==> flow/design.v <==
module TMDS_Encoder (
    input  wire       PixelClk,
    output reg  [9:0] pDataOutRaw,    
    input  wire [7:0] pDataOut,       
    input  wire       pC0,
    input  wire       pC1,
    input  wire       pVde
);
localparam [9:0] kCtlTkn0 = 10'b1101010100;
localparam [9:0] kCtlTkn1 = 10'b0010101011;
localparam [9:0] kCtlTkn2 = 10'b0101010100;
localparam [9:0] kCtlTkn3 = 10'b1010101011;
function [3:0] sum_bits8;
    input [7:0] u;
    integer i;
    begin
        sum_bits8 = 4'd0;
        for (i = 0; i < 8; i = i + 1)
            sum_bits8 = sum_bits8 + {3'b000, u[i]};
    end
endfunction
reg  [7:0] pDataOut_1;
reg  [3:0] n1d_1;
reg        pC0_1, pC1_1, pVde_1;
reg  [8:0] q_m_2;
reg  [3:0] n1q_m_2, n0q_m_2;
reg        pC0_2, pC1_2, pVde_2;
reg  signed [4:0] cnt_t_3;
wire [8:0] q_m_xor_1, q_m_xnor_1, q_m_1;
wire [3:0] n1q_m_1;
always @(posedge PixelClk) begin
    pVde_1     <= pVde;
    n1d_1      <= sum_bits8(pDataOut);
    pDataOut_1 <= pDataOut;
    pC0_1      <= pC0;
    pC1_1      <= pC1;
end
assign q_m_xor_1[0]  = pDataOut_1[0];
assign q_m_xnor_1[0] = pDataOut_1[0];
genvar gi;
generate
    for (gi = 1; gi < 8; gi = gi + 1) begin : encode
        assign q_m_xor_1[gi]  = q_m_xor_1[gi-1] ^ pDataOut_1[gi];
        assign q_m_xnor_1[gi] = ~(q_m_xnor_1[gi-1] ^ pDataOut_1[gi]);
    end
endgenerate
assign q_m_xor_1[8]  = 1'b1;
assign q_m_xnor_1[8] = 1'b0;
assign q_m_1 = (n1d_1 > 4'd4 || (n1d_1 == 4'd4 && pDataOut_1[0] == 1'b0)) ?
               q_m_xnor_1 : q_m_xor_1;
assign n1q_m_1 = sum_bits8(q_m_1[7:0]);
always @(posedge PixelClk) begin
    n1q_m_2 <= n1q_m_1;
    n0q_m_2 <= 4'd8 - n1q_m_1;
    q_m_2   <= q_m_1;
    pC0_2   <= pC0_1;
    pC1_2   <= pC1_1;
    pVde_2  <= pVde_1;
end
wire cond_balanced_2     = (cnt_t_3 == 5'sd0) || (n1q_m_2 == 4'd4);
wire cond_not_balanced_2 = (cnt_t_3 > 5'sd0 && n1q_m_2 > 4'd4) ||
                           (cnt_t_3 < 5'sd0 && n1q_m_2 < 4'd4);
wire [9:0] control_token_2 = (!pC1_2 && !pC0_2) ? kCtlTkn0 :
                             (!pC1_2 &&  pC0_2) ? kCtlTkn1 :
                             ( pC1_2 && !pC0_2) ? kCtlTkn2 :
                                                  kCtlTkn3;
wire [9:0] q_out_2 =
    !pVde_2                            ? control_token_2 :
    (cond_balanced_2 && !q_m_2[8])     ? {~q_m_2[8], q_m_2[8], ~q_m_2[7:0]} :
    (cond_balanced_2 &&  q_m_2[8])     ? {~q_m_2[8], q_m_2[8],  q_m_2[7:0]} :
    cond_not_balanced_2                ? {1'b1,      q_m_2[8], ~q_m_2[7:0]} :
                                         {1'b0,      q_m_2[8],  q_m_2[7:0]};
wire signed [4:0] dc_bias_2 = $signed({1'b0, n0q_m_2}) - $signed({1'b0, n1q_m_2});
wire signed [4:0] cnt_t_2 =
    !pVde_2                        ? 5'sd0 :
    (cond_balanced_2 && !q_m_2[8]) ? cnt_t_3 + dc_bias_2 :
    (cond_balanced_2 &&  q_m_2[8]) ? cnt_t_3 - dc_bias_2 :
    cond_not_balanced_2            ? cnt_t_3 + $signed({3'b000,  q_m_2[8], 1'b0}) + dc_bias_2 :
                                     cnt_t_3 - $signed({3'b000, ~q_m_2[8], 1'b0}) - dc_bias_2;
always @(posedge PixelClk) begin
    cnt_t_3     <= cnt_t_2;
    pDataOutRaw <= q_out_2;    
end
endmodule
module rgb2dvi (
    input  wire        PixelClk,
    input  wire [23:0] vid_pData,
    input  wire        vid_pVDE,
    input  wire        vid_pHSync,
    input  wire        vid_pVSync,
    output wire [9:0]  pDataOutRaw0,    
    output wire [9:0]  pDataOutRaw1,    
    output wire [9:0]  pDataOutRaw2     
);
TMDS_Encoder DataEncoder0 (
    .PixelClk(PixelClk), .pDataOutRaw(pDataOutRaw0),
    .pDataOut(vid_pData[15:8]), .pC0(vid_pHSync), .pC1(vid_pVSync), .pVde(vid_pVDE));
TMDS_Encoder DataEncoder1 (
    .PixelClk(PixelClk), .pDataOutRaw(pDataOutRaw1),
    .pDataOut(vid_pData[7:0]), .pC0(1'b0), .pC1(1'b0), .pVde(vid_pVDE));
TMDS_Encoder DataEncoder2 (
    .PixelClk(PixelClk), .pDataOutRaw(pDataOutRaw2),
    .pDataOut(vid_pData[23:16]), .pC0(1'b0), .pC1(1'b0), .pVde(vid_pVDE));
endmodule
Settings: LEC_CHECK=0, CAP_MARGIN=0, CORE_MARGIN=2, CORE_UTILIZATION=72, CTS_CLUSTER_DIAMETER=145, SETUP_SLACK_MARGIN=-0.21, SLEW_MARGIN=20; clock period 3.18 ns.
run.sh (not shown) runs the stock make flow with config.mk's settings and CLKGATE_MAP_FILE=.
The starting point stopped in global routing.
Then changed:
CTS_CLUSTER_DIAMETER = 105   (was 145)
SETUP_SLACK_MARGIN = -0.19   (was -0.21)
The new run completed, yet does not pass: negative setup slack; synthesized area stays the same; die area does not change; synthesized cell count is unchanged.
Then changed:
CAP_MARGIN = 40   (was 0)
CORE_UTILIZATION = 69   (was 72)
CTS_CLUSTER_DIAMETER = 145   (was 105)
SETUP_SLACK_MARGIN = -0.21   (was -0.19)
The new run completed and failed the layout checks on negative setup slack.
Routed wire length goes down by well over a third.
Maximum frequency is higher by a few percent.
Design area came out lower by a few percent.
Then changed:
CAP_MARGIN = 20   (was 40)
CORE_UTILIZATION = 65   (was 69)
SETUP_SLACK_MARGIN = not set   (was -0.21)
The new run finished but failed the layout checks on negative setup slack; routed wire length decreases by 14%; area after synthesis stays the same; sequential cell count is unchanged; via count decreases by 4.0%; hold slack degrades by 0.011 ns; count of clock-buffer cells in the layout decreases by 3.
Then changed:
CAP_MARGIN = 40   (was 20)
CORE_UTILIZATION = 72   (was 65)
CTS_CLUSTER_DIAMETER = not set   (was 145)
SETUP_SLACK_MARGIN = 0.81   (was not set)
The changed run stopped in clock tree synthesis with DPL-0038.
Synthesized cell count is unchanged.
Area after synthesis does not change.
Die size decreases by 9.4%.


// rgb2dvi: RTL as listed in full above, without the edits since
export LEC_CHECK = 0
export ABC_AREA = 1
export CAP_MARGIN = 20
export CORE_MARGIN = 2
export CORE_UTILIZATION = 68
export PLACE_DENSITY = 0.35
export SLEW_MARGIN = 20
create_clock -name core_clock -period 2.87 [get_ports {PixelClk}]
The baseline ended with an error in global routing (5_1_grt).
==> next run, changes <==
- ABC_AREA: 1 -> unset
- CORE_UTILIZATION: 68 -> 40
- PLACE_DENSITY: 0.35 -> unset
- clock period: 2.87 -> 2.2 ns (I/O delays scaled with it)
What happened: This time the run finished with setup timing left; synthesized cell count came out lower by 21%; die area came out higher by 59%; synthesized area came out lower by 5.1%.
==> next run, changes <==
- ABC_AREA: unset -> 1
- CORE_UTILIZATION: 40 -> 72
- clock period: 2.2 -> 4.05 ns (I/O delays scaled with it)
What happened:
- The new run completed and failed the layout checks on setup timing
- critical path depth goes up by 5
- synthesized area went up by 5.4%
- flip-flop count is unchanged
- setup slack improves by 0.97 ns
==> next run, changes <==
- CORE_UTILIZATION: 72 -> 68
Outcome: Now the flow finished clean. Final area drops by 1.2%. Routed wire length is lower by 40%. Global-route usage falls by 15 points. Non-clock buffer count goes down by 3. Setup slack is better by 0.49 ns. Via count drops by 20%. Area after synthesis does not change.
==> next run, changes <==
- ABC_AREA: 1 -> unset
- CORE_UTILIZATION: 68 -> 8
=> The new run completed with no timing, DRC or antenna violations. Hold slack improved by 0.0047 ns. Area after synthesis falls by about 5%. Cell count rises by about 80%. Wire length rises by 14%.
==> next run, changes <==
- CORE_ASPECT_RATIO: unset -> 0.5
- CORE_UTILIZATION: 8 -> 59
- TNS_END_PERCENT: unset -> 5
- clock period: 4.05 -> 4.0 ns (I/O delays scaled with it)
Final area shrinks by 13%.
Clock skew shrinks by 0.0075 ns.
Global-route usage grows by 17 points.
Routed wire length shrinks by 29%.
First-iteration DRC count grows by 32%.
Worst setup slack loses 0.013 ns.
Critical path depth is unchanged.
Die area shrinks by 86%.
Register-to-register slack stays flat.
Synthesized area is unchanged.


Starts from the design.v that is shown in full above.
export LEC_CHECK = 0
export CAP_MARGIN = 20
export CORE_ASPECT_RATIO = 0.5
export CORE_MARGIN = 7
export CORE_UTILIZATION = 64
export SLEW_MARGIN = 20
create_clock -name core_clock -period 4.0 [get_ports {PixelClk}]
The starting point finished with timing, DRC and antenna clean.
Then changed:
--- a/flow/config.mk
+++ b/flow/config.mk
@@ -9,3 +9,3 @@
-export CORE_ASPECT_RATIO = 0.5
-export CORE_MARGIN = 7
-export CORE_UTILIZATION = 64
+export CORE_ASPECT_RATIO = 1.32
+export CORE_MARGIN = 2
+export CORE_UTILIZATION = 40
@@ -12,0 +13 @@
+export TNS_END_PERCENT = 5
Outcome: Global-route usage decreases by 4.5 points. Critical path depth is unchanged. Die size increases by 31%. Synthesized cell count is unchanged. Synthesized area is unchanged. Sequential share of layout area decreases by 0.26 points.
Then changed:
--- a/flow/config.mk
+++ b/flow/config.mk
@@ -7,0 +8 @@
+export ABC_AREA = 1
@@ -9 +10 @@
-export CORE_ASPECT_RATIO = 1.32
+export CORE_ASPECT_RATIO = 2.0
@@ -11,3 +12,6 @@
-export CORE_UTILIZATION = 40
-export SLEW_MARGIN = 20
-export TNS_END_PERCENT = 5
+export CORE_UTILIZATION = 35
+export CTS_CLUSTER_DIAMETER = 324
+export CTS_CLUSTER_SIZE = 98
+export PLACE_DENSITY = 0.36
+export SLEW_MARGIN = 10
+export TNS_END_PERCENT = 10
Synthesized cell count is higher by 26%.
Global-route usage rose by 1.7 points.
Routed wire length goes up by 34%.
Die area increases by 20%.
Final cell count came out higher by 22%.
Maximum frequency grows by 0.41%.
Worst setup slack gets better by 0.015 ns.
Then changed:
--- a/flow/config.mk
+++ b/flow/config.mk
@@ -10 +10 @@
-export CORE_ASPECT_RATIO = 2.0
+export CORE_ASPECT_RATIO = 0.5
@@ -12 +12 @@
-export CORE_UTILIZATION = 35
+export CORE_UTILIZATION = 38
@@ -15 +14,0 @@
-export PLACE_DENSITY = 0.36
@@ -17 +16 @@
-export TNS_END_PERCENT = 10
+export TNS_END_PERCENT = 15
Result:
- clock skew stays flat
- setup slack got worse by 0.052 ns
- hold slack improved by 0.0030 ns
- design area hardly moves
- wire length fell by about a fifth
- utilization grows by 4.9 points
- non-clock buffer count falls by 2
